## run 1
==> flow/design.v <==
module mp2 #(
    parameter CLK_FREQ = 12000000,
    parameter INTERVAL = CLK_FREQ / 360
)(
    input logic clk,
    input logic rst,
    output logic RGB_R,
    output logic RGB_G,
    output logic RGB_B
);
    logic [31:0] counter;
    logic [8:0] hue;
    logic [7:0] pwm_r, pwm_g, pwm_b;
    logic [7:0] pwm_counter;
    always_ff @(posedge clk) begin
        if (rst) begin
            counter <= 0;
            hue <= 0;
        end
        else if (counter >= INTERVAL)
        begin
            counter <= 0;
            hue <= (hue >= 359) ? 0 : hue + 1;
        end
        else
        begin
            counter <= counter + 1;
        end
    end
    always_comb begin
        pwm_r = (hue < 60) ? 255 :
                (hue < 120) ? (255 * (120 - hue) / 60) :
                (hue < 180) ? 0 :
                (hue < 240) ? 0 :
                (hue < 300) ? (255 * (hue - 240) / 60) :
                255;
        pwm_g = (hue < 60) ? (255 * (hue - 0) / 60) :
                (hue < 180) ? 255 :
                (hue < 240) ? (255 * (240 - hue) / 60) :
                0;
        pwm_b = (hue < 120) ? 0 :
                (hue < 180) ? (255 * (hue - 120) / 60) :
                (hue < 300) ? 255 :
                (hue < 360) ? (255 * (360 - hue) / 60) :
                0;
    end
    always_ff @(posedge clk) begin
        if (rst) pwm_counter <= 0;
        else pwm_counter <= pwm_counter + 1;
    end
    assign {RGB_R, RGB_G, RGB_B} = {pwm_counter < pwm_r, pwm_counter < pwm_g, pwm_counter < pwm_b};
endmodule
export LEC_CHECK = 0
export ABC_AREA = 0
export CAP_MARGIN = 15
export CORE_MARGIN = 2
export CORE_UTILIZATION = 70
export CTS_CLUSTER_DIAMETER = 233
export CTS_CLUSTER_SIZE = 35
export MIN_ROUTING_LAYER = met1
export SETUP_SLACK_MARGIN = -0.91
export SLEW_MARGIN = 20
export TNS_END_PERCENT = 85
create_clock -name core_clock -period 12.8 [get_ports {clk}]
run.sh (not shown) runs the stock make flow with config.mk's settings and CLKGATE_MAP_FILE=.
Run 1 did not run to completion, as it errored out during global routing (5_1_grt).
For run 2, these inputs were changed with respect to run 1:
Settings: TNS_END_PERCENT removed (was 85); CAP_MARGIN changed from 15 to 20; SETUP_SLACK_MARGIN removed (was -0.91); MIN_ROUTING_LAYER removed (was met1); CTS_CLUSTER_SIZE removed (was 35); CTS_CLUSTER_DIAMETER removed (was 233); CORE_UTILIZATION changed from 70 to 57; ABC_AREA removed (was 0); the clock period (ns, I/O delays scaled along) changed from 12.8 to 20.8.
Run 2 was carried through to the last stage, and its layout satisfied the timing, design-rule and antenna checks. Run 1: aborted in global routing (5_1_grt) (tool error). Post-DP HPWL: run 2 vs run 1 down 17 mm. Looking at die area across both flows, run 2 is the weaker of the two, with run 1 ahead. Reported for run 2 and run 1, synthesized area per cell turned out identical to the last digit. Compare run 2 and run 1 | number of setup buffers added after CTS higher: run 1. Going from run 1 to run 2, row count shows an increase of about 12%, clock buffer count from CTS saw little to no change.
Edits applied to the flow inputs when going from run 2 to run 3:
Settings: CORE_UTILIZATION changed from 57 to 72; CTS_CLUSTER_DIAMETER newly set to 397; PLACE_DENSITY newly set to 0.42; the clock period (ns, I/O delays scaled along) changed from 20.8 to 12.8.
[summary]
The log for run 3 ends in clock tree synthesis (4_1_cts) with error DPL-0038, so the run never completed.
Gate count of the mapped netlist came out exactly the same in run 2 and run 3.
When run 3 is set beside run 2, its worst slack at placement turns out to be 3.53 ns smaller.
| instance count after placement with tap cells included | higher: run 3 |
As far as netlist area before placement goes, run 2 and run 3 are indistinguishable; the numbers are identical.
The die outline area of run 3 falls short of that of run 2 by 20%.
Across both runs, total core area was lower for run 3 than for run 2.
Diff run 2..run 3 | number of I/O pins | unchanged
Routability congestion estimate from global placement in run 3 is about 10% higher than in run 2
On estimated wirelength of the detail-placed design, run 2 beats run 3.
Diff run 2 and run 3: die span in y lower in run 3
[inputs] run 4 vs run 3
Settings: ABC_AREA now 1, previously not set; SETUP_SLACK_MARGIN now -1.27, previously not set; CTS_CLUSTER_SIZE now 94, previously not set; CORE_ASPECT_RATIO now 0.5, previously not set.
--- outcome ---
Run 4: post-synthesis cell count from yosys is 398 higher than what run 3 reported.
Area share of xor/xnor cells in the synthesized design sits lower in run 4 than in run 3.
Synthesized area (run 4 vs. run 3) increases slightly
In the flow results for run 4 and run 3, the summed standard-cell area reported by yosys is smaller on run 3.
[compare] base=run 3 new=run 4: post-placement cell area went down by 1100 µm², AND-OR/OR-AND share of the synthesized area went down 9.8 points, final weighted congestion of routability-driven global placement saw an increase.
Run 3 has a lower share of synthesized cell area in and, or, nand and nor gates than run 4.
The flow ended early for run 4: it failed with a tool error in global routing (5_1_grt).
| portion of the post-synthesis area used by sequential elements | run 3 vs run 4 | ≈ equal |
